==> flow/design.v <==
`timescale 1ns / 1ps
module qtwosComp(
    input [N-2:0] a,
    output [2*N-1:0] b
    );
	reg [2*N-1:0] data;
	reg [2*N-1:0] flip;
	reg [2*N-1:0] out;
	parameter Q = 15;
	parameter N = 32;
	assign b = out;
	always @*
	begin
		data <= a;		 
	end
	always @*
	begin
		flip <= ~a;
	end
	always @*
	begin
		out <= flip + 1;
	end
endmodule
`timescale 1ns / 1ps
module qmult(
    input [N-1:0] a,
    input [N-1:0] b,
    output [N-1:0] c
    );
	wire [2*N-1:0] a_ext;
	wire [2*N-1:0] b_ext;
	wire [2*N-1:0] r_ext;
	reg [2*N-1:0] a_mult;
	reg [2*N-1:0] b_mult;
	reg [2*N-1:0] result;
	reg [N-1:0] retVal;
	parameter Q = 8;
	parameter N = 20;
	qtwosComp #(Q,N) comp_a (a[N-2:0], a_ext);
	qtwosComp #(Q,N) comp_b (b[N-2:0], b_ext);
	qtwosComp #(Q,N) comp_r (result[N-2+Q:Q], r_ext);
	assign c = retVal;
	always @*
	begin
		if(a[N-1] == 1)
			a_mult <= a_ext;
		else
			a_mult <= a;
		if(b[N-1] == 1)
			b_mult <= b_ext;
		else
			b_mult <= b;		
	end 
	always @*
	begin
		result <= a_mult * b_mult;
	end
	always @*
	begin		
		if((a[N-1] == 1 && b[N-1] == 0) || (a[N-1] == 0 && b[N-1] == 1)) begin
			retVal[N-1] <= 1;
			retVal[N-2:0] <= r_ext[N-2:0];
		end
		else begin
			retVal[N-1] <= 0;
			retVal[N-2:0] <= result[N-2+Q:Q];
		end
	end
endmodule
`timescale 1ns / 1ps
module qadd(
    input [N-1:0] a,
    input [N-1:0] b,
    output reg [N-1:0] c
    );
	parameter Q = 15;
	parameter N = 28;
reg [N-1:0] res;
always @* begin
    if ( res[N-2:0] == 0 )
        c = 0;
    else
        c = res;
end
always @*
begin
	if(a[N-1] == 1 && b[N-1] == 1) begin
		res[N-1] = 1;
		res[N-2:0] = a[N-2:0] + b[N-2:0];
	end
	else if(a[N-1] == 0 && b[N-1] == 0) begin
		res[N-1] = 0;
		res[N-2:0] = a[N-2:0] + b[N-2:0];
	end
	else if(a[N-1] == 0 && b[N-1] == 1) begin
		if(a[N-2:0] > b[N-2:0]) begin
			res[N-1] = 0;
			res[N-2:0] = a[N-2:0] - b[N-2:0];
		end
		else begin
			res[N-1] = 1;
		    res[N-2:0] = b[N-2:0] - a[N-2:0];
        end
	end
	else begin
        if(a[N-2:0] > b[N-2:0]) begin
            res[N-1] = 1;
            res[N-2:0] = a[N-2:0] - b[N-2:0];
        end
        else begin
            res[N-1] = 0;
            res[N-2:0] = b[N-2:0] - a[N-2:0];
        end
    end
end
endmodule
`timescale 1ns / 1ps
module negar(
    in,
    neg_in
    );
input logic [N-1:0] in;
output logic [N-1:0] neg_in;
parameter Q = 15;
parameter N = 28;    
logic [N-1:0] aux;
always_comb begin
    if ( in[N-1] == 1) begin
        neg_in[N-1] = 0; 
        neg_in[N-2:0] = in[N-2:0];
    end
    else begin
        neg_in[N-1] = 1;
        neg_in[N-2:0] = in[N-2:0];
    end
end
endmodule
`timescale 1ns / 1ps
module qdiv(
	input [N-1:0] dividend,
	input [N-1:0] divisor,
	input rst,
	input start,
	input clk,
	output reg [N-1:0] quotient_out,
	output complete
	);
	parameter Q = 8;
	parameter N = 20;
	reg [N-1:0] quotient;
	reg [N-1:0] dividend_copy;
	reg [2*(N-1)-1:0] divider_copy;
	reg [5:0] bitn; 
	reg done;
	always @* begin
	   if (dividend[N-2:0] == 0 )
	       quotient_out = 0;
       else
           quotient_out = quotient;
	end
	assign complete = done;
	always @( posedge clk ) 
	begin
		if( rst )
			done <= 1'b1;
		else if( done && start ) begin
			done <= 1'b0;
			bitn <= N+Q-2;
			quotient <= 0;
			dividend_copy <= {1'b0,dividend[N-2:0]};
			divider_copy[2*(N-1)-1] <= 0;
			divider_copy[2*(N-1)-2:N-2] <= divisor[N-2:0];
			divider_copy[N-3:0] <= 0;
			if((dividend[N-1] == 1 && divisor[N-1] == 0) || (dividend[N-1] == 0 && divisor[N-1] == 1))
				quotient[N-1] <= 1;
			else
				quotient[N-1] <= 0;
		end 
		else if(!done) begin
			if(dividend_copy >= divider_copy) begin
				dividend_copy <= dividend_copy - divider_copy;
				quotient[bitn] <= 1'b1;
			end
			divider_copy <= divider_copy >> 1;
			if(bitn == 0)
				done <= 1'b1;
			bitn <= bitn - 1;	
		end
	end
endmodule
`timescale 1ns / 1ps
module bits2temp1(
    clk,
    rst,
    start,
    yk,
    done,
    yT
    );
input wire clk;
input wire rst;
input wire start;
input wire [11:0] yk;
output reg done;
output reg [N-1:0] yT;
parameter Q = 15;
parameter N = 28;
localparam V = 163840;   
localparam inv_res_V = 40662109;  
localparam gain = 9863168;  
localparam c = 32932;  
localparam b = 6619300;   
localparam betha = 8511169;  
localparam dos = 65536;  
localparam S_IDLE = 3'd0;
localparam S_D1S  = 3'd1;
localparam S_D1W  = 3'd2;
localparam S_D2S  = 3'd3;
localparam S_D2W  = 3'd4;
localparam S_D3S  = 3'd5;
localparam S_D3W  = 3'd6;
reg [2:0] state;
reg [N-1:0] bits;
reg [N-1:0] Vg;
reg [N-1:0] gain_Vg;
wire st1 = (state == S_D1S);
wire st2 = (state == S_D2S);
wire st3 = (state == S_D3S);
wire done1, done2, done3;
wire [N-1:0] q_Vg;
qdiv #(Q,N) div_Vg (bits, inv_res_V, rst, st1, clk, q_Vg, done1);
wire [N-1:0] q_gain_Vg;
qdiv #(Q,N) div1 (gain, Vg, rst, st2, clk, q_gain_Vg, done2);
wire [N-1:0] V_gain_Vg;
qmult #(Q,N) mult1 (V, gain_Vg, V_gain_Vg);
wire [N-1:0] neg_V_gain_Vg;
negar #(Q,N) neg2 (V_gain_Vg,neg_V_gain_Vg);
wire [N-1:0] den;
qadd #(Q,N) sum1 ( neg_V_gain_Vg, c, den);
wire [N-1:0] num;
negar #(Q,N) neg1 (b,num);
wire [N-1:0]  aux1;
qdiv #(Q,N) div2 (num, den, rst, st3, clk, aux1, done3);
wire [N-1:0] t_o;
qmult #(Q,N) mult2 (betha, aux1, t_o);
always @(posedge clk) begin
    done <= 1'b0;
    if (rst) begin
        state <= S_IDLE;
    end
    else begin
        case (state)
        S_IDLE: if (start) begin
                    bits <= {1'b0, (yk == 0) ? 12'd1 : yk, {Q{1'b0}}};
                    state <= S_D1S;
                end
        S_D1S:  state <= S_D1W;
        S_D1W:  if (done1) begin
                    Vg <= q_Vg;
                    state <= S_D2S;
                end
        S_D2S:  state <= S_D2W;
        S_D2W:  if (done2) begin
                    gain_Vg <= q_gain_Vg;
                    state <= S_D3S;
                end
        S_D3S:  state <= S_D3W;
        S_D3W:  if (done3) begin
                    yT <= t_o;
                    done <= 1'b1;
                    state <= S_IDLE;
                end
        default: state <= S_IDLE;
        endcase
    end
end
endmodule
`timescale 1ns / 1ps
module lowpass_filter(
    clk,
    rst,
    start,
    yT,
    yT_filt
    );
input logic clk;
input logic rst;
input logic start;
input logic [N-1:0] yT;
output logic [N-1:0] yT_filt;
parameter Q = 15; 
parameter N = 28;
localparam offset = 0;
localparam neg_a1 = 64567; 
localparam a2 = 31813;
localparam a3 = 0; 
localparam a4 = 0;
localparam a5 = 0; 
localparam b0 = 4;
localparam b1 = 7;
localparam b2 = 4;
localparam b3 = 0;
localparam b4 = 0;
localparam b5 = 0;
logic [N-1:0] a1; 
negar #(Q,N) neg0 (neg_a1,a1);
logic [N-1:0] y0; 
logic [N-1:0] y1; 
logic [N-1:0] y2; 
logic [N-1:0] y3;
logic [N-1:0] y4; 
logic [N-1:0] y5;
logic [N-1:0] u1;  
logic [N-1:0] u2;  
logic [N-1:0] u3;  
logic [N-1:0] u4;  
logic [N-1:0] u5; 
always_ff @(posedge clk) begin
    if (rst) begin
        y5 <= 0;
        y4 <= 0;
        y3 <= 0;
        y2 <= 0;
        y1 <= 0;
        y0 <= 0;
        u5 <= 0;
        u4 <= 0;
        u3 <= 0;
        u2 <= 0;
        u1 <= 0;
    end
    else if (start) begin
        y5 <= y4;
        y4 <= y3;
        y3 <= y2;
        y2 <= y1; 
        y1 <= y0;
        y0 <= yT;
        u5 <= u4; 
        u4 <= u3; 
        u3 <= u2;
        u2 <= u1;
        u1 <=  u0 + offset;
    end
end
logic [N-1:0] yb0; 
qmult #(Q,N) multb0 (b0, y0, yb0);
logic [N-1:0] yb1; 
qmult #(Q,N) multb1 (b1, y1, yb1);
logic [N-1:0] yb2; 
qmult #(Q,N) multb2 (b2, y2, yb2);
logic [N-1:0] yb3; 
qmult #(Q,N) multb3 (b3, y3, yb3);
logic [N-1:0] yb4; 
qmult #(Q,N) multb4 (b4, y4, yb4);
logic [N-1:0] yb5; 
qmult #(Q,N) multb5 (b5, y5, yb5);
logic [N-1:0] auxb0;  
qadd #(Q,N) sumb0 (yb0, yb1, auxb0);
logic [N-1:0] auxb1;  
qadd #(Q,N) sumb1 (yb2, yb3, auxb1);
logic [N-1:0] auxb2;  
qadd #(Q,N) sumb2 (yb4, yb5, auxb2);
logic [N-1:0] auxb3;  
qadd #(Q,N) sumb3 (auxb0, auxb1, auxb3);
logic [N-1:0] yb;  
qadd #(Q,N) sumb (auxb2, auxb3, yb);
logic [N-1:0] ua1; 
qmult #(Q,N) multa1 (a1, u1, ua1);
logic [N-1:0] ua2; 
qmult #(Q,N) multa2 (a2, u2, ua2);
logic [N-1:0] ua3; 
qmult #(Q,N) multa3 (a3, u3, ua3);
logic [N-1:0] ua4; 
qmult #(Q,N) multa4 (a4, u4, ua4);
logic [N-1:0] ua5; 
qmult #(Q,N) multa5 (a5, u5, ua5);
logic [N-1:0] auxa1;  
qadd #(Q,N) suma1 (ua1, ua2, auxa1);
logic [N-1:0] auxa2;  
qadd #(Q,N) suma2 (ua3, ua4, auxa2);
logic [N-1:0] auxa3;  
qadd #(Q,N) suma3 (auxa1, auxa2, auxa3);
logic [N-1:0] ua;  
qadd #(Q,N) suma (auxa3, ua5, ua);
logic [N-1:0] ya; 
negar #(Q,N) nega (ua,ya);
logic [N-1:0] u0;  
qadd #(Q,N) sum_ab (yb, ya, u0);
always_ff @(posedge clk) begin
    yT_filt <= u0; 
end
endmodule
`timescale 1ns / 1ps
module pt100_temp (
    input  wire        clk,
    input  wire        rst,
    input  wire        in_valid,
    output wire        in_ready,
    input  wire [11:0] yk,
    output wire        out_valid,
    output wire [27:0] temp,
    output wire [27:0] temp_filt,
    output wire        alarm
    );
parameter Q = 15;
parameter N = 28;
localparam HT = 2457600;  
localparam T_IDLE = 2'd0;
localparam T_CONV = 2'd1;
localparam T_FILT = 2'd2;
localparam T_OUT  = 2'd3;
reg [1:0] tstate;
reg alarm_r;
wire conv_done;
wire [N-1:0] yT;
assign in_ready  = (tstate == T_IDLE);
assign out_valid = (tstate == T_OUT);
assign temp      = yT;
assign alarm     = alarm_r;
wire accept = in_valid && in_ready;
bits2temp1 #(Q,N) conv (
    .clk(clk), .rst(rst), .start(accept), .yk(yk), .done(conv_done), .yT(yT));
lowpass_filter #(Q,N) filt (
    .clk(clk), .rst(rst), .start(conv_done), .yT(yT), .yT_filt(temp_filt));
always @(posedge clk) begin
    if (conv_done)
        alarm_r <= (yT > HT);
end
always @(posedge clk) begin
    if (rst)
        tstate <= T_IDLE;
    else begin
        case (tstate)
        T_IDLE: if (accept) tstate <= T_CONV;
        T_CONV: if (conv_done) tstate <= T_FILT;
        T_FILT: tstate <= T_OUT;
        T_OUT:  tstate <= T_IDLE;
        endcase
    end
end
endmodule
==> flow/run.sh <==
#!/bin/bash
# the make line also repeats each setting of config.mk as NAME=value (left out here)
make -C /OpenROAD-flow-scripts/flow DESIGN_CONFIG=/design/flow/config.mk WORK_HOME=/design/flow/orfs CLKGATE_MAP_FILE= finish
==> flow/config.mk <==
export PLATFORM = sky130hd
export DESIGN_NAME = pt100_temp
export DESIGN_NICKNAME = pt100_temp
export VERILOG_FILES = /design/flow/design.v
export SDC_FILE = /design/flow/constraint.sdc
export NUM_CORES = 4
export LEC_CHECK = 0
export CAP_MARGIN = 10
export CORE_ASPECT_RATIO = 0.92
export CORE_MARGIN = 2
export CORE_UTILIZATION = 72
export CTS_CLUSTER_DIAMETER = 29
export CTS_CLUSTER_SIZE = 61
export GPL_ROUTABILITY_DRIVEN = 1
export MIN_ROUTING_LAYER = met1
export PLACE_DENSITY = 0.66
export SETUP_SLACK_MARGIN = 1.21
export SLEW_MARGIN = 35
export TNS_END_PERCENT = 5
==> flow/constraint.sdc <==
create_clock -name core_clock -period 4.68 [get_ports {clk}]
set_input_delay 0.9360 -clock core_clock [delete_from_list [all_inputs] [get_ports {clk}]]
set_output_delay 0.9360 -clock core_clock [all_outputs]
set_load 0.01 [all_outputs]
==> flow_summary_export.csv, run 1 <==
group,metric,value,unit
run_status,status,"aborted with a tool error",
run_status,lastStage,"clock tree synthesis",
run_status,error,"[ERROR DPL-0033] detailed placement checks failed during check placement.",
synthesis,synthArstFlopShare,0,%
synthesis,ys_cells,9671,
floorplanning,rows,119,
synthesis,edf_count,441,
synthesis,xor_share,6.72,%
synthesis,ys_sh_simple,15.8,%
synthesis,ys.flops,628,
place,post-place-ws,-13.44,ns
synthesis,ys_sh_aoi,15.1,%
synthesis,synth.distinct_cells,114,
synthesis,synth_chip_area,83500,sq um
place,hpwl,253000,um
synthesis,ys_sh_mux,3.07,%
floorplanning,floorplan.core_util,72.8,%
synthesis,top_area_cell,"ha_1",
place,gp_congestion,1.08,
synthesis,netlist_instances,9671,
synthesis,yosys-top-cells-count,"1422 x inv_1, 1087 x ha_1, 893 x nor2_1",
synthesis,netlist_area,83500,sq um
synthesis,synth_top_area_share,16.3,%
synthesis,postSynthSeqShare,20.4,%
floorplanning,chipHeight,331,um
synthesis,ys_warn_count,25,
place,portBuffers,73,
floorplanning,io-pin-count,74,
floorplanning,die_w,359,um
place,placedCellCount,13500,
synthesis,syn_area_per_cell,8.63,sq um
synthesis,synth-adder-area-share,30.8,%
synthesis,top_logic_kind,"adder cells",
floorplanning,fp.coreArea,115000,sq um
synthesis,most_common_cell,"inv_1",
synthesis,synthFlopType,"edfxtp_1",
synthesis,netlist_top_cells_area,"ha_1 16%, edfxtp_1 16%, fa_1 14%",
floorplanning,die_area,119000,sq um
[per-stage QoR]
stage / setup TNS (ns) / cell area (sq um)
floorplan: -1311.53 / 84200
global placement: -897.15 / 105000
detailed placement: -1077.73 / 105000
==> run 2, diff against run 1 <==
Settings changed: CAP_MARGIN 10 to 0, CELL_PAD_IN_SITES_DETAIL_PLACEMENT set to 2, CORE_ASPECT_RATIO 0.92 to 1.63, CORE_MARGIN 2 to 10, CORE_UTILIZATION 72 to 15, CTS_CLUSTER_DIAMETER 29 to 170, CTS_CLUSTER_SIZE 61 to 25, MIN_ROUTING_LAYER met1 to met2, PLACE_DENSITY 0.66 to unset, PLACE_DENSITY_LB_ADDON set to 0.26, SETUP_SLACK_MARGIN 1.21 to 4.27, SLEW_MARGIN 35 to 30, TNS_END_PERCENT 5 to 100.
Clock period 4.68 ns to 14.7 ns, I/O delays scaled along.
==> flow_summary_export.csv, run 2 <==
group,metric,value,unit
synthesis,edf_count,441,
run_status,violations,"setup timing",
flow_run,tool_warnings,275,
drt,ant_nets,0,
synthesis,xor_share,6.72,%
setup_path,worst_ep_required_time,15.35,ns
global_route,grt.overflow.total,0,
setup_path,max_stage_delay,0.54,ns
pwr,peakVddDrop,0.0000880,V
setup_path,rrSetupSlack,-3.27,ns
setup_path,setup.worst_path.start_class,"register",
synthesis,top_logic_kind,"adder cells",
pwr,p_seq,1930,uW
synthesis,syn_area_per_cell,8.63,sq um
run_status,status,"complete, but fails checks",
floorplanning,io-pin-count,74,
layout,fin_area,114000,sq um
setup_path,critPathCapture,"filt.u1[27]",
pwr,comb-power,586,uW
global_route,track_usage,19.5,%
synthesis,ys.flops,628,
place,place_area,109000,sq um
layout,area_growth,36.2,%
setup_path,cp.depth,89,
hold_path,hold_path_depth,0,
floorplanning,rows,349,
clocking,clkLatencyLatePin,0.77,ns
clocking,clock_path_buffers,3,
synthesis,netlist_area,83500,sq um
setup_path,crit_path_end_kind,"register",
final_timing,drv_slew,0,
pwr,p_sw_share,30.2,%
setup_path,cp_max_fo,8,
synthesis,netlist_top_cells_area,"ha_1 16%, edfxtp_1 16%, fa_1 14%",
global_route,grt_start_max_net_pins,68,
place,post-place-ws,-4.02,ns
layout,fin_nets,13400,
clocking,cts_buffers,36,
synthesis,ys_cells,9671,
setup_path,cp_top_family,"simple AND/OR/NAND/NOR gates",
final_timing,timing.fmax,0.0556,GHz
pwr,combPwrFrac,15.3,%
setup_path,reg2reg_from,"filt.u1[0]",
synthesis,netlist_instances,9671,
floorplanning,floorplan.core_util,15.1,%
place,hpwl,311000,um
drt,wl,387000,um
floorplanning,chipHeight,972,um
pwr,power_density,33.6,nW/um^2
hold_path,worstHoldEndpoint,"conv.gain_Vg[7]",
final_timing,hold_viol,0,
synthesis,ys_warn_count,25,
setup_path,critPathLaunch,"filt.u1[0]",
setup_path,reg2reg_to,"filt.u1[27]",
synthesis,ys_sh_mux,3.07,%
hold_path,holdCritStartpoint,"conv.div1.quotient[7]",
setup_path,cp.arrival,18.62,ns
floorplanning,die_w,604,um
final_timing,skew,0.0795,ns
final_timing,slew_headroom,20.1,%
flow_run,drv_cap,0,
layout,instances_no_fill,19200,
synthesis,top_area_cell,"ha_1",
pwr,p_int,2670,uW
clocking,tritoncts,"built",
final_timing,setup_viol,54,
pwr,pwr-share-seq,50.4,%
global_route,grt_pass1_vias,127000,
drt,drt-vias-per-instance,5.64,
drt,drc,0,
pwr,p_sw,1150,uW
clocking,cts_root_buffer,"clkbuf_16",
setup_path,critical_path_class,"register to register",
pwr,p_leak,0.0531,uW
final_timing,finalCritPeriodShare,122,%
synthesis,most_common_cell,"inv_1",
hold_path,hold_path_class,"register to register",
pwr,pg_clk,1310,uW
final_timing,setup_ws,-3.27,ns
clocking,cts.clk_slew.worst_paths,0.11,ns
synthesis,synthArstFlopShare,0,%
synthesis,synthFlopType,"edfxtp_1",
place,gp_congestion,0.979,
clocking,cts_sinks,628,
setup_path,crit_buf_inv,13,
pwr,maxPowerGroup,"sequential cells",
synthesis,synth.distinct_cells,114,
global_route,antenna_found_initial,2,
synthesis,synth_top_area_share,16.3,%
synthesis,synth-adder-area-share,30.8,%
place,portBuffers,73,
place,placedCellCount,18900,
drt,drt-initial-drc-count,15400,
pwr,clockPowerShare,34.3,%
global_route,grt_pass1_wl,574000,um
final_timing,rsz0062_at_grt,"true",
synthesis,postSynthSeqShare,20.4,%
drt,dr.pass1.iters,7,
floorplanning,fp.coreArea,554000,sq um
floorplanning,die_area,588000,sq um
setup_path,reg2reg_depth,89,
setup_path,slowest_stage,"fa_1",
synthesis,yosys-top-cells-count,"1422 x inv_1, 1087 x ha_1, 893 x nor2_1",
setup_path,cpMostUsedCell,"o21ai_2",
final_timing,tightest_slew,1.19,ns
synthesis,ys_sh_aoi,15.1,%
drt,vias,108000,
synthesis,ys_sh_simple,15.8,%
synthesis,synth_chip_area,83500,sq um
drt,wl_per_cell,20.2,um
final_timing,min_period,17.97,ns
clocking,h-tree-depth,2,
clocking,holdBufCountCts,0,
run 2: stage by stage:
step                hold slack (ns)  TNS [ns]  util, %  total power [uW]
floorplan                     0.414    -57.63        -              2190
finish                        0.404   -152.18     20.5              3830
global placement              0.431   -175.37     19.6              2440
CTS                           0.418   -139.50     20.2              3800
global route                  0.414   -196.55     20.5              3990
detailed placement            0.438   -186.78     19.6              2450
run 2: repair_timing:
item                       4_1_cts  5_1_grt
pin swaps                       95      124
resized                        225      229
setup buffers                   74       88
gates cloned                     3        1
setup endpoints to repair       60       62
run 2: area by class of cell:
class / count / area [sq um]
diodes: 29 / 72.6
clock buffers: 53 / 965
clock inverters: 13 / 239
fillers: 64100 / 440000
inverters: 1427 / 5360
multi-input cells: 7294 / 62200
flip-flops and latches: 628 / 17000
well taps: 7371 / 9220
repair buffers: 2349 / 18700
run 2: layer usage:
metal  global-route usage (%)  up-vias  share of wire, %
met4                     2.45       30               7.0
met3                     21.7     2299                33
li1                         -    36900                 -
met2                     27.7    30700                59
met5                     3.80        -              0.51
met1                        -    38100                 0
==> run 3, diff against run 2 <==
Settings changed: CAP_MARGIN 0 to 20, CELL_PAD_IN_SITES_DETAIL_PLACEMENT 2 to unset, CORE_ASPECT_RATIO 1.63 to unset, CORE_MARGIN 10 to 7, CTS_CLUSTER_SIZE 25 to unset, MIN_ROUTING_LAYER met2 to met1, PLACE_DENSITY_LB_ADDON 0.26 to unset, SETUP_SLACK_MARGIN 4.27 to 0.26, SLEW_MARGIN 30 to 35, TNS_END_PERCENT 100 to unset.
==> flow_summary_export.csv, run 3 <==
group,metric,value,unit
run_status,status,"complete, but fails checks",
run_status,violations,"setup timing",
global_route,grt.overflow.total,0,
synthesis,most_common_cell,"inv_1",
clocking,cts_buffers,70,
final_timing,setup_viol,54,
synthesis,netlist_instances,9671,
pwr,combPwrFrac,11.7,%
setup_path,slowest_stage,"fa_1",
pwr,clockPowerShare,44.3,%
setup_path,rrSetupSlack,-2.52,ns
drt,wl_per_cell,13.5,um
synthesis,synthArstFlopShare,0,%
setup_path,cp.depth,85,
clocking,cts_sinks,628,
layout,area_growth,34.7,%
floorplanning,chipHeight,760,um
synthesis,ys_cells,9671,
synthesis,ys_sh_mux,3.07,%
setup_path,critical_path_class,"register to register",
final_timing,rsz0062_at_grt,"true",
pwr,maxPowerGroup,"clock",
place,placedCellCount,18700,
pwr,p_int,3230,uW
setup_path,reg2reg_depth,85,
final_timing,whs,0.447,ns
setup_path,cp_max_fo,6,
pwr,comb-power,514,uW
floorplanning,fp.coreArea,553000,sq um
final_timing,tightest_slew,0.885,ns
drt,wl,256000,um
global_route,antenna_found_initial,6,
hold_path,hold_path_class,"register to register",
synthesis,ys_sh_aoi,15.1,%
flow_run,tool_warnings,274,
layout,final_util,20.3,%
pwr,pg_clk,1940,uW
place,post-place-ws,-3.11,ns
setup_path,cp_top_family,"simple AND/OR/NAND/NOR gates",
final_timing,drv_slew,0,
floorplanning,floorplan.core_util,15.1,%
drt,ant_nets,0,
pwr,p_sw_share,26.2,%
global_route,track_usage,8.57,%
synthesis,syn_area_per_cell,8.63,sq um
setup_path,critPathCapture,"filt.u1[27]",
floorplanning,die_w,760,um
clocking,clkLatencyLatePin,0.74,ns
synthesis,ys_sh_simple,15.8,%
hold_path,worstHoldEndpoint,"conv.state[1]",
final_timing,slew_headroom,40.4,%
synthesis,yosys-top-cells-count,"1422 x inv_1, 1087 x ha_1, 893 x nor2_1",
synthesis,ys_warn_count,25,
flow_run,drv_cap,0,
final_timing,skew,0.0803,ns
place,hpwl,212000,um
synthesis,ys.flops,628,
place,portBuffers,73,
clocking,tritoncts,"built",
synthesis,synth_chip_area,83500,sq um
drt,drt-vias-per-instance,3.92,
place,gp_congestion,0.916,
clocking,clock_path_buffers,3,
floorplanning,io-pin-count,74,
drt,vias,74100,
synthesis,netlist_top_cells_area,"ha_1 16%, edfxtp_1 16%, fa_1 14%",
final_timing,finalCritPeriodShare,117,%
pwr,power_density,38.9,nW/um^2
final_timing,min_period,17.22,ns
synthesis,top_logic_kind,"adder cells",
floorplanning,rows,273,
layout,fill_cells,61100,
global_route,grt_pass1_vias,75000,
pwr,p_sw,1150,uW
clocking,h-tree-depth,3,
synthesis,synth-adder-area-share,30.8,%
floorplanning,die_area,577000,sq um
layout,instances_no_fill,18900,
setup_path,max_stage_delay,0.51,ns
final_timing,timing.fmax,0.0581,GHz
pwr,peakVddDrop,0.000106,V
synthesis,xor_share,6.72,%
synthesis,top_area_cell,"ha_1",
setup_path,crit_path_end_kind,"register",
synthesis,synth.distinct_cells,114,
clocking,holdBufCountCts,0,
synthesis,edf_count,441,
setup_path,cpMostUsedCell,"o21ai_2",
setup_path,crit_buf_inv,9,
setup_path,cp.arrival,17.77,ns
final_timing,hold_viol,0,
synthesis,synthFlopType,"edfxtp_1",
drt,drc,0,
clocking,cts.clk_slew.worst_paths,0.06,ns
pwr,pwr-share-seq,44.0,%
pwr,p_leak,0.0524,uW
setup_path,reg2reg_to,"filt.u1[27]",
setup_path,setup.worst_path.start_class,"register",
global_route,grt_start_max_net_pins,86,
hold_path,holdCritStartpoint,"conv.state[1]",
hold_path,hold_path_depth,1,
pwr,p_seq,1920,uW
synthesis,postSynthSeqShare,20.4,%
drt,drt-initial-drc-count,4492,
clocking,cts_root_buffer,"clkbuf_16",
layout,fin_nets,13200,
drt,dr.pass1.iters,6,
final_timing,setup_ws,-2.52,ns
setup_path,reg2reg_from,"filt.u1[0]",
synthesis,netlist_area,83500,sq um
setup_path,worst_ep_required_time,15.25,ns
synthesis,synth_top_area_share,16.3,%
setup_path,critPathLaunch,"filt.u1[0]",
global_route,grt_pass1_wl,409000,um
-- run 3: stage by stage --
step / instance area, sq um / total power (uW) / setup TNS (ns)
2_1_floorplan: 84200 / 2190 / -57.63
3_3_place_gp: 107000 / 2390 / -119.91
3_5_place_dp: 107000 / 2390 / -131.49
4_1_cts: 112000 / 4410 / -93.16
5_1_grt: 112000 / 4550 / -149.59
6_report: 112000 / 4380 / -106.42
-- run 3: per-layer routing --
metal	wire, um	GRT usage (%)	vias up
li1	-	-	36700
met1	121000	11.8	35700
met2	120000	14.6	1402
met3	9780	0.825	238
met4	5310	1.65	0
met5	0	0	-
-- run 3: final cells by class --
type                    instances  area [sq um]  share of cell area, %
multi-input cells            7294         61900                   55.0
flip-flops and latches        628         17000                   15.1
repair buffers               2120         16600                   14.7
well taps                    7287          9120                   8.11
inverters                    1427          5360                   4.77
clock buffers                  84          1840                   1.63
clock inverters                45           663                  0.590
diodes                          3          7.51                0.00668
-- run 3: timing repair --
action | in CTS | in global routing
setup endpoints to repair | 54 | 54
cloned | 4 | 0
pin swaps | 140 | 61
setup buffers | 76 | 24
gates resized | 290 | 69
==> run 4, diff against run 3 <==
Settings changed: ABC_AREA set to 1, CORE_MARGIN 7 to 2, CORE_UTILIZATION 15 to 65, CTS_CLUSTER_DIAMETER 170 to 210, GPL_ROUTABILITY_DRIVEN 1 to unset, MIN_ROUTING_LAYER met1 to unset, PLACE_DENSITY_LB_ADDON set to 0.03, SETUP_SLACK_MARGIN 0.26 to 3.97, SLEW_MARGIN 35 to 20.
Clock period 14.7 ns to 13.9 ns, I/O delays scaled along.
==> flow_summary_export.csv, run 4 <==
group,metric,value,unit
run_status,status,"aborted with a tool error",
run_status,lastStage,"global routing",
run_status,error,"[ERROR GRT-0232] Routing congestion too high. Check the congestion heatmap in the GUI.",
synthesis,netlist_top_cells_area,"ha_1 16%, edfxtp_1 15%, fa_1 14%",
synthesis,synth-adder-area-share,29.4,%
clocking,clock_path_buffers,3,
synthesis,ys_sh_mux,0.115,%
floorplanning,die_area,137000,sq um
clocking,cts_buffers,61,
synthesis,synth_chip_area,87200,sq um
clocking,holdBufCountCts,0,
synthesis,netlist_area,87200,sq um
synthesis,netlist_instances,11900,
floorplanning,chipHeight,370,um
synthesis,syn_area_per_cell,7.33,sq um
synthesis,edf_count,441,
place,hpwl,248000,um
synthesis,top_area_cell,"ha_1",
clocking,cts_root_buffer,"clkbuf_16",
synthesis,top_logic_kind,"adder cells",
floorplanning,fp.coreArea,133000,sq um
synthesis,synth_top_area_share,15.6,%
synthesis,ys.flops,628,
synthesis,synthFlopType,"edfxtp_1",
clocking,h-tree-depth,2,
synthesis,ys_warn_count,25,
floorplanning,io-pin-count,74,
floorplanning,rows,134,
synthesis,ys_sh_simple,22.4,%
synthesis,postSynthSeqShare,19.5,%
synthesis,xor_share,6.07,%
synthesis,ys_sh_aoi,10.9,%
global_route,grt.overflow.total,12,
global_route,track_usage,54.1,%
floorplanning,floorplan.core_util,65.4,%
clocking,cts_sinks,628,
floorplanning,die_w,370,um
place,post-place-ws,-1.50,ns
place,gp_congestion,1.08,
synthesis,synthArstFlopShare,0,%
synthesis,most_common_cell,"nand2_1",
synthesis,synth.distinct_cells,70,
synthesis,ys_cells,11900,
place,portBuffers,73,
synthesis,yosys-top-cells-count,"2410 x nand2_1, 2362 x inv_1, 1087 x ha_1",
## run 4: routing by layer
metal | overflow | global-route usage (%)
met1 | 1 | 61.2
met2 | 3 | 78.6
met3 | 2 | 25.6
met4 | 6 | 38.7
met5 | 0 | 12.6
## run 4: timing repair
item	CTS
endpoints found under the hold margin	0
pin swaps	95
setup endpoints to repair	57
gates cloned	4
setup buffers	71
gates resized	242
## run 4: through the flow
stage / hold WS, ns / utilization (%) / area [sq um] / instances
floorplan: 0.388 / - / 88100 / 11900
global placement: 0.411 / 75.9 / 101000 / 15000
detailed placement: 0.400 / 76.0 / 101000 / 15000
CTS: 0.414 / 78.8 / 105000 / 15200
==> run 5, diff against run 4 <==
Settings changed: ABC_AREA 1 to unset, CORE_UTILIZATION 65 to 69, CTS_CLUSTER_DIAMETER 210 to unset, PLACE_DENSITY set to 0.6, PLACE_DENSITY_LB_ADDON 0.03 to unset, SETUP_SLACK_MARGIN 3.97 to unset.
Clock period 13.9 ns to 21.6 ns, I/O delays scaled along.
==> flow_summary_export.csv, run 5 <==
group,metric,value,unit
synthesis,xor_share,6.72,%
final_timing,finalCritPeriodShare,95.1,%
synthesis,synth_top_area_share,16.3,%
layout,fin_area,88400,sq um
clocking,tritoncts,"built",
floorplanning,die_w,352,um
final_timing,setup_viol,0,
synthesis,netlist_area,83500,sq um
setup_path,cp_max_fo,17,
floorplanning,chipHeight,352,um
layout,final_util,73.7,%
synthesis,ys_sh_aoi,15.1,%
synthesis,ys_warn_count,25,
floorplanning,floorplan.core_util,69.6,%
setup_path,cp_top_family,"simple AND/OR/NAND/NOR gates",
global_route,track_usage,38.3,%
hold_path,holdCritStartpoint,"conv.state[1]",
setup_path,reg2reg_from,"filt.u1[0]",
hold_path,worstHoldEndpoint,"conv.state[1]",
pwr,pg_clk,1280,uW
pwr,p_seq,1310,uW
flow_run,tool_warnings,273,
floorplanning,io-pin-count,74,
drt,wl_per_cell,21.0,um
synthesis,yosys-top-cells-count,"1422 x inv_1, 1087 x ha_1, 893 x nor2_1",
clocking,clock_path_buffers,3,
drt,drt-vias-per-instance,6.23,
pwr,comb-power,230,uW
global_route,grt.overflow.total,0,
layout,fin_nets,11300,
synthesis,ys.flops,628,
synthesis,top_logic_kind,"adder cells",
run_status,status,"complete, no violations",
layout,fill_cells,8829,
drt,dr.pass1.iters,8,
final_timing,skew,0.0890,ns
synthesis,synth-adder-area-share,30.8,%
setup_path,critPathCapture,"filt.u1[27]",
drt,vias,70200,
hold_path,hold_path_class,"register to register",
global_route,antenna_found_initial,0,
place,place_area,85800,sq um
place,gp_congestion,1.04,
synthesis,ys_sh_mux,3.07,%
synthesis,postSynthSeqShare,20.4,%
pwr,p_sw,737,uW
final_timing,drv_slew,0,
pwr,p_leak,0.0422,uW
synthesis,synth_chip_area,83500,sq um
drt,ant_nets,0,
synthesis,top_area_cell,"ha_1",
clocking,cts_root_buffer,"clkbuf_16",
pwr,power_density,31.9,nW/um^2
clocking,holdBufCountCts,0,
pwr,pwr-share-seq,46.5,%
place,hpwl,189000,um
place,portBuffers,73,
setup_path,critical_path_class,"register to register",
drt,drt-initial-drc-count,6121,
synthesis,synth.distinct_cells,114,
setup_path,crit_path_end_kind,"register",
setup_path,crit_buf_inv,5,
setup_path,setup.worst_path.start_class,"register",
layout,area_growth,5.92,%
final_timing,min_period,20.55,ns
flow_run,drv_cap,0,
synthesis,ys_sh_simple,15.8,%
synthesis,syn_area_per_cell,8.63,sq um
setup_path,rrSetupSlack,1.05,ns
clocking,cts.clk_slew.worst_paths,0.07,ns
setup_path,cpMostUsedCell,"o21ai_0",
pwr,maxPowerGroup,"sequential cells",
setup_path,cp.arrival,21.10,ns
setup_path,slowest_stage,"or4_1",
hold_path,hold_path_depth,1,
synthesis,ys_cells,9671,
clocking,clkLatencyLatePin,0.73,ns
setup_path,critPathLaunch,"filt.u1[0]",
synthesis,synthFlopType,"edfxtp_1",
clocking,cts_sinks,628,
final_timing,slew_headroom,20.3,%
synthesis,edf_count,441,
setup_path,reg2reg_depth,82,
synthesis,netlist_top_cells_area,"ha_1 16%, edfxtp_1 16%, fa_1 14%",
final_timing,whs,0.445,ns
final_timing,tightest_slew,1.18,ns
pwr,p_sw_share,26.1,%
drt,drc,0,
global_route,grt_pass1_vias,70000,
final_timing,hold_viol,0,
floorplanning,fp.coreArea,120000,sq um
floorplanning,rows,127,
clocking,post_cts_buffers,0,
pwr,clockPowerShare,45.4,%
global_route,grt_start_max_net_pins,93,
floorplanning,die_area,124000,sq um
setup_path,worst_ep_required_time,22.15,ns
setup_path,cp.depth,82,
pwr,p_int,2080,uW
setup_path,reg2reg_to,"filt.u1[27]",
synthesis,most_common_cell,"inv_1",
clocking,h-tree-depth,3,
pwr,peakVddDrop,0.0000680,V
setup_path,max_stage_delay,0.56,ns
global_route,grt_pass1_wl,375000,um
pwr,combPwrFrac,8.2,%
clocking,cts_buffers,72,
synthesis,synthArstFlopShare,0,%
drt,wl,236000,um
synthesis,netlist_instances,9671,
final_timing,timing.fmax,0.0487,GHz
run 5: layout make-up:
class                   instances  area (sq um)  share of cell area (%)
clock inverters                49           562                   0.636
flip-flops and latches        628         17000                    19.2
diodes                          1          2.50                 0.00283
well taps                    1612          2020                    2.28
inverters                    1427          5360                    6.06
repair buffers                165          1430                    1.61
clock buffers                  85          1880                    2.13
multi-input cells            7294         60200                    68.1
run 5: through the flow:
step                worst slack [ns]  setup TNS, ns  cells  total power [uW]
floorplan                       2.92              0   9705              1490
global placement                1.10              0  11100              1550
detailed placement             0.706              0  11100              1560
CTS                            0.595              0  11300              2820
global route                 -0.0479        -0.0479  11300              2890
finish                          1.05              0  11300              2820
run 5: metal layers:
layer  up-vias  track usage (%)  share of wire (%)
li1      32800                -                  -
met1     33800             48.4                 40
met2      2969             62.8                 46
met3       676             5.24                7.0
met4         0             22.8                6.6
met5         -                0                  0
run 5: what timing repair did:
item,in CTS,in global routing
endpoints found under the hold margin,0,0
setup endpoints to repair,0,50
gates resized,0,29
==> run 6, diff against run 5 <==
Settings changed: CELL_PAD_IN_SITES_DETAIL_PLACEMENT set to 1, CELL_PAD_IN_SITES_GLOBAL_PLACEMENT set to 3, CORE_MARGIN 2 to 3, CORE_UTILIZATION 69 to 40, CTS_CLUSTER_SIZE set to 29, GPL_ROUTABILITY_DRIVEN set to 1, HOLD_SLACK_MARGIN set to -0.0, PLACE_DENSITY 0.6 to unset, PLACE_DENSITY_LB_ADDON set to 0.14, SLEW_MARGIN 20 to 35, TNS_END_PERCENT set to 65.
Clock period 21.6 ns to 24.0 ns, I/O delays scaled along.
==> flow_summary_export.csv, run 6 <==
group,metric,value,unit
drt,drt-initial-drc-count,3576,
final_timing,min_period,21.59,ns
pwr,peakVddDrop,0.0000549,V
final_timing,timing.fmax,0.0463,GHz
setup_path,max_stage_delay,0.68,ns
synthesis,synthFlopType,"edfxtp_1",
synthesis,syn_area_per_cell,8.63,sq um
final_timing,setup_viol,0,
final_timing,finalCritPeriodShare,90.0,%
synthesis,xor_share,6.72,%
clocking,cts_root_buffer,"clkbuf_16",
synthesis,synth.distinct_cells,114,
pwr,pwr-share-seq,45.2,%
setup_path,rrSetupSlack,2.41,ns
synthesis,synthArstFlopShare,0,%
pwr,pg_clk,1220,uW
hold_path,hold_path_depth,1,
clocking,cts.clk_slew.worst_paths,0.06,ns
clocking,holdBufCountCts,0,
layout,final_util,43.4,%
clocking,h-tree-depth,3,
hold_path,hold_path_class,"register to register",
setup_path,reg2reg_from,"filt.u1[0]",
place,portBuffers,73,
setup_path,cp_max_fo,23,
final_timing,tightest_slew,1.01,ns
flow_run,tool_warnings,271,
pwr,p_seq,1180,uW
setup_path,worst_ep_required_time,24.60,ns
synthesis,yosys-top-cells-count,"1422 x inv_1, 1087 x ha_1, 893 x nor2_1",
setup_path,cpMostUsedCell,"o21ai_0",
pwr,combPwrFrac,8.0,%
pwr,p_int,1950,uW
synthesis,top_area_cell,"ha_1",
floorplanning,die_area,214000,sq um
layout,area_growth,7.90,%
synthesis,synth_top_area_share,16.3,%
setup_path,crit_buf_inv,6,
global_route,track_usage,24.2,%
final_timing,drv_slew,0,
clocking,clkLatencyLatePin,0.73,ns
floorplanning,fp.coreArea,207000,sq um
setup_path,crit_path_end_kind,"register",
global_route,grt_pass1_vias,72400,
pwr,maxPowerGroup,"clock",
synthesis,postSynthSeqShare,20.4,%
floorplanning,chipHeight,463,um
global_route,grt_pass1_wl,418000,um
drt,vias,68100,
synthesis,synth_chip_area,83500,sq um
drt,dr.pass1.iters,5,
setup_path,reg2reg_to,"filt.u1[27]",
layout,fill_cells,24400,
setup_path,reg2reg_depth,80,
final_timing,rsz0062_at_grt,"false",
setup_path,critPathCapture,"filt.u1[27]",
clocking,clock_path_buffers,3,
pwr,p_sw,664,uW
layout,logic_area,60000,sq um
final_timing,fin_setup_tns,0,ns
global_route,grt.overflow.total,0,
flow_run,drv_cap,0,
setup_path,cp.arrival,22.19,ns
drt,drt-vias-per-instance,5.46,
setup_path,critical_path_class,"register to register",
final_timing,skew,0.0675,ns
pwr,power_density,29.0,nW/um^2
synthesis,edf_count,441,
drt,wl_per_cell,21.1,um
pwr,comb-power,209,uW
floorplanning,die_w,463,um
drt,wl,263000,um
place,hpwl,217000,um
setup_path,cp.depth,80,
synthesis,ys_warn_count,25,
synthesis,netlist_instances,9671,
synthesis,synth-adder-area-share,30.8,%
synthesis,netlist_top_cells_area,"ha_1 16%, edfxtp_1 16%, fa_1 14%",
layout,fin_nets,11300,
setup_path,critPathLaunch,"filt.u1[0]",
clocking,post_cts_buffers,0,
synthesis,ys_sh_aoi,15.1,%
drt,ant_nets,0,
floorplanning,io-pin-count,74,
final_timing,hold_viol,0,
synthesis,ys_sh_mux,3.07,%
floorplanning,rows,167,
final_timing,slew_headroom,31.7,%
synthesis,most_common_cell,"inv_1",
synthesis,netlist_area,83500,sq um
hold_path,worstHoldEndpoint,"tstate[3]",
drt,drc,0,
clocking,cts_sinks,628,
global_route,grt_start_max_net_pins,93,
pwr,p_sw_share,25.4,%
global_route,antenna_found_initial,7,
layout,seqCellArea,17000,sq um
floorplanning,floorplan.core_util,40.3,%
pwr,p_leak,0.0423,uW
clocking,tritoncts,"built",
run_status,status,"complete, no violations",
synthesis,ys.flops,628,
synthesis,ys_sh_simple,15.8,%
clocking,cts_resized,0,
pwr,clockPowerShare,46.8,%
place,placedCellCount,12300,
synthesis,top_logic_kind,"adder cells",
clocking,cts_buffers,79,
hold_path,holdCritStartpoint,"tstate[1]",
setup_path,cp_top_family,"AND-OR/OR-AND gates",
layout,instances_no_fill,12500,
setup_path,setup.worst_path.start_class,"register",
setup_path,slowest_stage,"o311ai_0",
synthesis,ys_cells,9671,
place,gp_congestion,0.912,
pwr,power,2610,uW
## run 6: through the flow
step | hold slack (ns) | setup WS [ns] | area [sq um]
finish | 0.444 | 2.41 | 90100
global placement | 0.430 | 2.95 | 87300
floorplan | 0.414 | 5.32 | 83600
global route | 0.462 | 0.644 | 90100
CTS | 0.448 | 2.49 | 90000
detailed placement | 0.428 | 2.54 | 87300
## run 6: layout make-up
cell class	instances	share of cell area (%)
clock inverter	40	0.585
sequential	628	18.9
clock buffer	106	2.38
tap	2788	3.87
multi-input combinational	7294	66.6
antenna	1	0.00278
inverter	1427	5.95
timing repair buffer	177	1.70
## run 6: metal layers
metal  global-route usage (%)  up-vias  share of wire, %
met2                     41.3      843                47
met4                     4.79        0               1.9
met5                        0        -                 0
met1                     33.7    34200                48
met3                     1.86      234               2.6
li1                         -    32800                 -
==> run 7, diff against run 6 <==
Settings changed: CELL_PAD_IN_SITES_DETAIL_PLACEMENT 1 to unset, CORE_MARGIN 3 to 2, CORE_UTILIZATION 40 to 69, CTS_CLUSTER_SIZE 29 to 11, GPL_ROUTABILITY_DRIVEN 1 to unset, GPL_TIMING_DRIVEN set to 0, HOLD_SLACK_MARGIN -0.0 to unset, MAX_ROUTING_LAYER set to met4, PLACE_DENSITY set to 0.85, PLACE_DENSITY_LB_ADDON 0.14 to unset, SLEW_MARGIN 35 to 20, TNS_END_PERCENT 65 to unset.
Clock period 24.0 ns to 23.9 ns, I/O delays scaled along.
==> flow_summary_export.csv, run 7 <==
group,metric,value,unit
run_status,status,"aborted with a tool error",
run_status,lastStage,"global placement without I/O",
run_status,error,"[ERROR GPL-0301] Utilization 143.210 % exceeds 100%.",
synthesis,synth_top_area_share,16.3,%
synthesis,netlist_top_cells_area,"ha_1 16%, edfxtp_1 16%, fa_1 14%",
synthesis,ys_sh_simple,15.8,%
synthesis,synthFlopType,"edfxtp_1",
synthesis,synth.distinct_cells,114,
synthesis,ys.flops,628,
synthesis,synthArstFlopShare,0,%
floorplanning,die_area,124000,sq um
synthesis,xor_share,6.72,%
synthesis,ys_sh_aoi,15.1,%
synthesis,netlist_instances,9671,
synthesis,ys_warn_count,25,
synthesis,edf_count,441,
synthesis,most_common_cell,"inv_1",
synthesis,synth_chip_area,83500,sq um
floorplanning,chipHeight,352,um
synthesis,ys_sh_mux,3.07,%
synthesis,synth-adder-area-share,30.8,%
synthesis,top_area_cell,"ha_1",
synthesis,syn_area_per_cell,8.63,sq um
floorplanning,floorplan.core_util,69.6,%
synthesis,yosys-top-cells-count,"1422 x inv_1, 1087 x ha_1, 893 x nor2_1",
floorplanning,rows,127,
synthesis,top_logic_kind,"adder cells",
synthesis,ys_cells,9671,
floorplanning,fp.coreArea,120000,sq um
synthesis,postSynthSeqShare,20.4,%
synthesis,netlist_area,83500,sq um
floorplanning,die_w,352,um
==> run 8, diff against run 7 <==
Settings changed: CELL_PAD_IN_SITES_GLOBAL_PLACEMENT 3 to unset, CORE_UTILIZATION 69 to 47, CTS_CLUSTER_SIZE 11 to unset, GPL_TIMING_DRIVEN 0 to unset, MAX_ROUTING_LAYER met4 to unset, PLACE_DENSITY 0.85 to 0.6.
Clock period 23.9 ns to 15.3 ns, I/O delays scaled along.
==> flow_summary_export.csv, run 8 <==
group,metric,value,unit
layout,seqCellArea,17000,sq um
synthesis,most_common_cell,"inv_1",
setup_path,crit_path_end_kind,"register",
pwr,pwr-share-seq,42.7,%
clocking,cts.clk_slew.worst_paths,0.06,ns
setup_path,slowest_stage,"fa_1",
synthesis,edf_count,441,
floorplanning,die_w,425,um
drt,wl,257000,um
pwr,peakVddDrop,0.000107,V
pwr,power_density,40.9,nW/um^2
final_timing,slew_headroom,30.9,%
pwr,p_sw_share,25.0,%
synthesis,postSynthSeqShare,20.4,%
layout,final_util,60.1,%
place,portBuffers,73,
floorplanning,rows,154,
setup_path,cp.arrival,17.80,ns
pwr,clockPowerShare,46.5,%
pwr,p_leak,0.0522,uW
global_route,grt_pass1_vias,76200,
synthesis,ys_warn_count,25,
pwr,comb-power,470,uW
setup_path,setup.worst_path.start_class,"register",
final_timing,tightest_slew,1.03,ns
hold_path,holdCritStartpoint,"conv.state[2]",
hold_path,hold_path_depth,1,
final_timing,drv_slew,0,
layout,fin_nets,13200,
setup_path,critPathLaunch,"filt.u1[2]",
place,hpwl,212000,um
layout,fin_area,106000,sq um
global_route,use_met3,2.84,%
drt,vias,74900,
synthesis,netlist_instances,9671,
synthesis,synth-adder-area-share,30.8,%
setup_path,reg2reg_from,"filt.u1[2]",
global_route,antenna_found_initial,15,
floorplanning,chipHeight,425,um
floorplanning,fp.coreArea,176000,sq um
drt,drt-initial-drc-count,5011,
final_timing,skew,0.0575,ns
run_status,violations,"setup timing",
synthesis,synth_top_area_share,16.3,%
setup_path,worst_ep_required_time,15.90,ns
hold_path,hold_path_class,"register to register",
setup_path,reg2reg_to,"filt.u1[27]",
setup_path,crit_buf_inv,10,
synthesis,xor_share,6.72,%
final_timing,whs,0.446,ns
floorplanning,floorplan.core_util,47.3,%
pwr,maxPowerGroup,"clock",
clocking,cts_buffers,77,
synthesis,ys_sh_simple,15.8,%
synthesis,netlist_top_cells_area,"ha_1 16%, edfxtp_1 16%, fa_1 14%",
setup_path,cp_max_fo,8,
final_timing,setup_viol,54,
floorplanning,io-pin-count,74,
drt,drc,0,
synthesis,netlist_area,83500,sq um
pwr,p_seq,1850,uW
drt,drt-vias-per-instance,5.38,
clocking,tritoncts,"built",
floorplanning,die_area,181000,sq um
synthesis,ys_sh_mux,3.07,%
global_route,grt.met1_usage,36.9,%
synthesis,top_area_cell,"ha_1",
synthesis,top_logic_kind,"adder cells",
final_timing,finalCritPeriodShare,112,%
synthesis,ys.flops,628,
global_route,top_usage_layer,"met2",
setup_path,critical_path_class,"register to register",
setup_path,cp.depth,85,
synthesis,synth_chip_area,83500,sq um
synthesis,synth.distinct_cells,114,
drt,ant_nets,0,
layout,logic_area,61500,sq um
synthesis,syn_area_per_cell,8.63,sq um
global_route,grt_pass1_wl,411000,um
synthesis,ys_cells,9671,
synthesis,synthArstFlopShare,0,%
setup_path,rrSetupSlack,-1.90,ns
flow_run,tool_warnings,275,
clocking,cts_sinks,628,
global_route,met2_usage,48.4,%
run_status,status,"complete, but fails checks",
flow_run,drv_cap,0,
synthesis,yosys-top-cells-count,"1422 x inv_1, 1087 x ha_1, 893 x nor2_1",
final_timing,fin_setup_tns,-69.92,ns
place,post-place-ws,-2.43,ns
final_timing,rsz0062_at_grt,"true",
final_timing,hold_viol,0,
drt,wl_per_cell,18.5,um
clocking,h-tree-depth,3,
pwr,p_sw,1080,uW
final_timing,timing.fmax,0.0582,GHz
hold_path,worstHoldEndpoint,"conv.state[2]",
setup_path,cpMostUsedCell,"o21ai_2",
clocking,clock_path_buffers,3,
clocking,clkLatencyLatePin,0.74,ns
pwr,pg_clk,2010,uW
drt,diodes,0,
setup_path,max_stage_delay,0.50,ns
final_timing,setup_ws,-1.90,ns
synthesis,ys_sh_aoi,15.1,%
global_route,track_usage,28.3,%
place,place_area,100000,sq um
pwr,p_int,3250,uW
setup_path,cp_top_family,"simple AND/OR/NAND/NOR gates",
setup_path,reg2reg_depth,85,
place,gp_congestion,0.964,
setup_path,critPathCapture,"filt.u1[27]",
global_route,grt_start_max_net_pins,108,
clocking,cts_root_buffer,"clkbuf_16",
layout,area_growth,26.9,%
drt,dr.pass1.iters,6,
synthesis,synthFlopType,"edfxtp_1",
layout,fill_cells,15700,
pwr,combPwrFrac,10.8,%
global_route,grt.overflow.total,0,
final_timing,min_period,17.20,ns
run 8: cell type report:
class                      instances  share of cell area (%)
sequential                       628                    16.1
clock inverter                    42                   0.630
inverter                        1427                    5.06
multi-input combinational       7294                    58.1
timing repair buffer            2081                    15.3
clock buffer                     102                    2.01
tap                             2340                    2.77
run 8: through the flow:
step / power (uW) / cells
CTS: 4360 / 13900
global route: 4470 / 13900
detailed placement: 2310 / 13600
global placement: 2300 / 13600
finish: 4330 / 13900
floorplan: 2110 / 9705
run 8: per-layer routing:
metal | wire length, um | up-vias | part of all wire (%)
met3 | 11200 | 425 | 4.3
met1 | 113000 | 36100 | 44
li1 | - | 36700 | -
met2 | 122000 | 1682 | 48
met4 | 10100 | 12 | 3.9
met5 | 71 | - | 0.028
run 8: repair_timing:
| item | in CTS | in global routing |
|---|---|---|
| gates cloned | 1 | 0 |
| setup buffers | 182 | 36 |
| hold buffers | 0 | 0 |
| pin swaps | 102 | 91 |
| resized | 182 | 135 |
| endpoints found under the setup margin | 54 | 54 |
==> run 9, diff against run 8 <==
Settings changed: CORE_UTILIZATION 47 to 40, GPL_TIMING_DRIVEN set to 0, PLACE_DENSITY 0.6 to unset, PLACE_DENSITY_LB_ADDON set to 0.06.
Clock period 15.3 ns to 13.7 ns, I/O delays scaled along.
==> flow_summary_export.csv, run 9 <==
group,metric,value,unit
final_timing,hold_viol,0,
setup_path,crit_path_end_kind,"register",
clocking,cts_sinks,628,
final_timing,tightest_slew,1.15,ns
final_timing,finalCritPeriodShare,132,%
pwr,power,4540,uW
synthesis,netlist_instances,9671,
clocking,cts_root_buffer,"clkbuf_16",
clocking,cts_buffers,74,
clocking,holdBufCountCts,0,
pwr,pg_clk,1980,uW
setup_path,rrSetupSlack,-4.37,ns
setup_path,critPathCapture,"filt.u1[27]",
place,hpwl,210000,um
drt,ant_nets,0,
floorplanning,die_w,461,um
setup_path,slowest_stage,"fa_1",
layout,final_util,47.3,%
drt,wl,258000,um
synthesis,yosys-top-cells-count,"1422 x inv_1, 1087 x ha_1, 893 x nor2_1",
floorplanning,chipHeight,461,um
hold_path,hold_path_class,"register to register",
drt,vias,70000,
synthesis,edf_count,441,
pwr,p_sw,1160,uW
clocking,cts.clk_slew.worst_paths,0.07,ns
layout,fill_cells,20400,
pwr,pwr-share-seq,45.4,%
setup_path,cp_max_fo,6,
clocking,clock_path_buffers,3,
pwr,p_leak,0.0454,uW
setup_path,reg2reg_from,"filt.u2[5]",
flow_run,drv_cap,0,
final_timing,min_period,18.07,ns
floorplanning,rows,167,
synthesis,netlist_top_cells_area,"ha_1 16%, edfxtp_1 16%, fa_1 14%",
clocking,tritoncts,"built",
synthesis,ys_sh_aoi,15.1,%
pwr,comb-power,500,uW
setup_path,cp.depth,77,
setup_path,crit_buf_inv,11,
setup_path,max_stage_delay,0.55,ns
global_route,grt.overflow.total,0,
hold_path,worstHoldEndpoint,"conv.gain_Vg[10]",
pwr,maxPowerGroup,"sequential cells",
floorplanning,die_area,212000,sq um
layout,fin_area,98000,sq um
setup_path,cpMostUsedCell,"o21ai_2",
synthesis,netlist_area,83500,sq um
setup_path,worst_ep_required_time,14.25,ns
synthesis,ys_sh_mux,3.07,%
clocking,h-tree-depth,3,
synthesis,ys_warn_count,25,
synthesis,synthFlopType,"edfxtp_1",
place,place_area,89300,sq um
global_route,grt_pass1_vias,70100,
drt,wl_per_cell,19.8,um
pwr,p_int,3380,uW
synthesis,ys.flops,628,
synthesis,synth_top_area_share,16.3,%
layout,fin_nets,11900,
pwr,power_density,46.3,nW/um^2
synthesis,most_common_cell,"inv_1",
layout,logic_area,63800,sq um
setup_path,setup.worst_path.start_class,"register",
synthesis,ys_sh_simple,15.8,%
drt,drt-initial-drc-count,4228,
floorplanning,io-pin-count,74,
synthesis,xor_share,6.72,%
layout,instances_no_fill,13000,
global_route,grt_pass1_wl,404000,um
pwr,p_sw_share,25.5,%
pwr,peakVddDrop,0.000112,V
clocking,clkLatencyLatePin,0.70,ns
setup_path,reg2reg_to,"filt.u1[27]",
setup_path,reg2reg_depth,77,
synthesis,synthArstFlopShare,0,%
place,portBuffers,72,
layout,seqCellArea,17000,sq um
drt,drc,0,
floorplanning,floorplan.core_util,40.3,%
synthesis,syn_area_per_cell,8.63,sq um
place,gp_congestion,0.950,
drt,drt-vias-per-instance,5.37,
place,post-place-ws,-8.64,ns
pwr,combPwrFrac,11.0,%
floorplanning,fp.coreArea,207000,sq um
run_status,violations,"setup timing",
global_route,grt_start_max_net_pins,39,
setup_path,critPathLaunch,"filt.u2[5]",
synthesis,synth-adder-area-share,30.8,%
hold_path,holdCritStartpoint,"conv.div1.quotient[10]",
synthesis,postSynthSeqShare,20.4,%
setup_path,cp.arrival,18.62,ns
synthesis,synth_chip_area,83500,sq um
synthesis,top_area_cell,"ha_1",
final_timing,setup_viol,54,
final_timing,slew_headroom,23.0,%
setup_path,critical_path_class,"register to register",
final_timing,rsz0062_at_grt,"true",
synthesis,synth.distinct_cells,114,
place,placedCellCount,12600,
final_timing,setup_ws,-4.37,ns
synthesis,top_logic_kind,"adder cells",
global_route,track_usage,24.1,%
run_status,status,"complete, but fails checks",
layout,area_growth,17.4,%
synthesis,ys_cells,9671,
setup_path,cp_top_family,"simple AND/OR/NAND/NOR gates",
final_timing,skew,0.0664,ns
final_timing,timing.fmax,0.0553,GHz
drt,dr.pass1.iters,6,
hold_path,hold_path_depth,0,
flow_run,tool_warnings,274,
pwr,clockPowerShare,43.6,%
global_route,antenna_found_initial,4,
pwr,p_seq,2060,uW
final_timing,drv_slew,0,
==> run 9: final cells by class <==
class,instances,share of cell area [%]
Antenna cell,2,0.00511
Buffer,331,1.83
Clock buffer,99,2.08
Clock inverter,33,0.404
Inverter,1427,5.48
Multi-Input combinational cell,7294,65.1
Sequential cell,628,17.4
Tap cell,2788,3.56
Timing Repair Buffer,427,4.17
==> run 9: metrics by stage <==
stage	TNS, ns	hold WS, ns
5_1_grt	-219.54	0.460
3_5_place_dp	-417.50	0.436
6_report	-188.91	0.448
2_1_floorplan	-111.63	0.414
3_3_place_gp	-574.31	0.433
4_1_cts	-184.39	0.449
==> run 9: routing by layer <==
layer  GRT usage, %  routed length [um]  vias to the layer above  part of all wire, %
li1               -                   -                    34000                    -
met1           32.5              117000                    34300                   45
met2           41.9              125000                     1437                   48
met3           2.17                9810                      310                  3.8
met4           5.31                6080                        2                  2.4
met5              0                   9                        -               0.0035
==> run 9: what timing repair did <==
action / 4_1_cts / 5_1_grt
buffers inserted: 219 / 115
resized: 504 / 299
cloned: 3 / 1
setup endpoints to repair: 54 / 54
pin swaps: 139 / 165
==> run 10, diff against run 9 <==
Settings changed: CELL_PAD_IN_SITES_DETAIL_PLACEMENT set to 2, CORE_ASPECT_RATIO set to 0.9, CORE_MARGIN 2 to 7, CORE_UTILIZATION 40 to 15, CTS_CLUSTER_DIAMETER set to 170, GPL_ROUTABILITY_DRIVEN set to 1, GPL_TIMING_DRIVEN 0 to unset, MIN_ROUTING_LAYER set to met1, PLACE_DENSITY_LB_ADDON 0.06 to unset, SETUP_SLACK_MARGIN set to 0.26, SLEW_MARGIN 20 to 35, TNS_END_PERCENT set to 35.
Clock period 13.7 ns to 14.7 ns, I/O delays scaled along.
==> flow_summary_export.csv, run 10 <==
group,metric,value,unit
drt,drt-initial-drc-count,7679,
final_timing,hold_viol,0,
global_route,top_usage_layer,"met2",
setup_path,rrSetupSlack,-9.14,ns
place,placedCellCount,18600,
synthesis,ys_sh_aoi,15.1,%
final_timing,slew_headroom,-1.20,%
final_timing,timing.fmax,0.0420,GHz
clocking,clock_path_buffers,3,
synthesis,top_logic_kind,"adder cells",
floorplanning,floorplan.core_util,15.1,%
setup_path,crit_buf_inv,16,
final_timing,setup_ws,-9.14,ns
clocking,cts.clk_slew.worst_paths,0.07,ns
setup_path,reg2reg_depth,80,
run_status,status,"complete, but fails checks",
final_timing,setup_viol,54,
pwr,peakVddDrop,0.0000960,V
synthesis,synthFlopType,"edfxtp_1",
setup_path,max_stage_delay,0.87,ns
floorplanning,io-pin-count,74,
synthesis,syn_area_per_cell,8.63,sq um
final_timing,finalCritPeriodShare,162,%
pwr,clockPowerShare,45.3,%
layout,fin_nets,13300,
global_route,use_met3,4.76,%
setup_path,cp.depth,80,
setup_path,cp_top_family,"AND-OR/OR-AND gates",
pwr,maxPowerGroup,"clock",
run_status,violations,"capacitance limit, slew limit, setup timing",
final_timing,drv_slew,4,
layout,instances_no_fill,19000,
floorplanning,fp.coreArea,553000,sq um
synthesis,synth-adder-area-share,30.8,%
drt,drt-vias-per-instance,4.86,
setup_path,cp.arrival,24.41,ns
setup_path,reg2reg_to,"filt.u1[27]",
pwr,p_sw_share,29.8,%
drt,wl_per_cell,28.1,um
clocking,cts_root_buffer,"clkbuf_16",
layout,area_growth,37.0,%
synthesis,ys_cells,9671,
pwr,power_density,41.5,nW/um^2
floorplanning,die_area,578000,sq um
global_route,grt_pass1_vias,105000,
place,hpwl,345000,um
pwr,p_int,3330,uW
final_timing,rsz0062_at_grt,"true",
pwr,p_seq,1930,uW
clocking,cts_buffers,76,
synthesis,netlist_top_cells_area,"ha_1 16%, edfxtp_1 16%, fa_1 14%",
place,portBuffers,73,
synthesis,ys_warn_count,25,
setup_path,worst_ep_required_time,15.27,ns
place,post-place-ws,-4.95,ns
synthesis,ys.flops,628,
global_route,grt_start_max_net_pins,86,
synthesis,synth.distinct_cells,114,
global_route,met2_usage,28.4,%
floorplanning,rows,259,
hold_path,worstHoldEndpoint,"conv.gain_Vg[27]",
clocking,clkLatencyLatePin,0.79,ns
global_route,antenna_found_initial,47,
setup_path,cp_max_fo,6,
drt,drc,0,
setup_path,reg2reg_from,"filt.u2[5]",
hold_path,hold_path_class,"register to register",
final_timing,skew,0.108,ns
hold_path,holdCritStartpoint,"conv.div1.quotient[27]",
pwr,pg_clk,2150,uW
floorplanning,die_w,800,um
synthesis,synth_top_area_share,16.3,%
global_route,grt.overflow.total,0,
synthesis,ys_sh_simple,15.8,%
setup_path,critPathCapture,"filt.u1[27]",
setup_path,critPathLaunch,"filt.u2[5]",
global_route,track_usage,16.6,%
setup_path,crit_path_end_kind,"register",
synthesis,synth_chip_area,83500,sq um
synthesis,xor_share,6.72,%
floorplanning,chipHeight,722,um
drt,dr.pass1.iters,6,
flow_run,drv_cap,2,
synthesis,netlist_area,83500,sq um
global_route,grt_pass1_wl,723000,um
setup_path,critical_path_class,"register to register",
drt,wl,535000,um
hold_path,hold_path_depth,0,
synthesis,netlist_instances,9671,
clocking,cts_sinks,628,
drt,vias,92400,
setup_path,slowest_stage,"a21oi_1",
final_timing,tightest_slew,1.51,ns
setup_path,cpMostUsedCell,"buf_4",
drt,ant_nets,0,
pwr,p_sw,1420,uW
synthesis,ys_sh_mux,3.07,%
global_route,grt.met1_usage,16.4,%
synthesis,top_area_cell,"ha_1",
pwr,pwr-share-seq,40.6,%
synthesis,synthArstFlopShare,0,%
pwr,comb-power,666,uW
flow_run,tool_warnings,274,
final_timing,min_period,23.84,ns
clocking,tritoncts,"built",
synthesis,yosys-top-cells-count,"1422 x inv_1, 1087 x ha_1, 893 x nor2_1",
setup_path,setup.worst_path.start_class,"register",
place,gp_congestion,0.916,
synthesis,edf_count,441,
pwr,combPwrFrac,14.0,%
synthesis,postSynthSeqShare,20.4,%
pwr,p_leak,0.0529,uW
clocking,h-tree-depth,3,
synthesis,most_common_cell,"inv_1",
## run 10: per-layer routing
metal	up-vias	part of all wire, %
li1	36800	-
met1	46000	33
met2	6000	46
met3	3498	9.1
met4	28	12
met5	-	0.078
## run 10: timing repair
action                                 4_1_cts  5_1_grt
gates cloned                                 2        0
pin swaps                                  176      123
setup endpoints to repair                   54       54
setup buffers                              112       81
resized                                    366      254
endpoints found under the hold margin        0        0
hold buffers                                 0        0
## run 10: final cells by class
class	count	area (sq um)
diodes	27	67.6
clock buffers	90	2010
clock inverters	51	674
fillers	63400	439000
inverters	1427	5380
multi-input cells	7294	63100
flip-flops and latches	628	17000
well taps	7308	9140
repair buffers	2168	16900
## run 10: metrics by stage
stage	hold WS, ns	power, uW	utilization (%)	cell area [sq um]	setup TNS, ns
global route	0.466	4840	20.6	114000	-414.97
CTS	0.451	4620	20.3	112000	-155.02
detailed placement	0.440	2450	19.3	107000	-223.61
finish	0.456	4740	20.7	114000	-417.16
global placement	0.428	2400	19.3	107000	-112.61
floorplan	0.414	2190	-	84200	-57.75
No activity file was given, so power comes from the tool's default toggle rates.
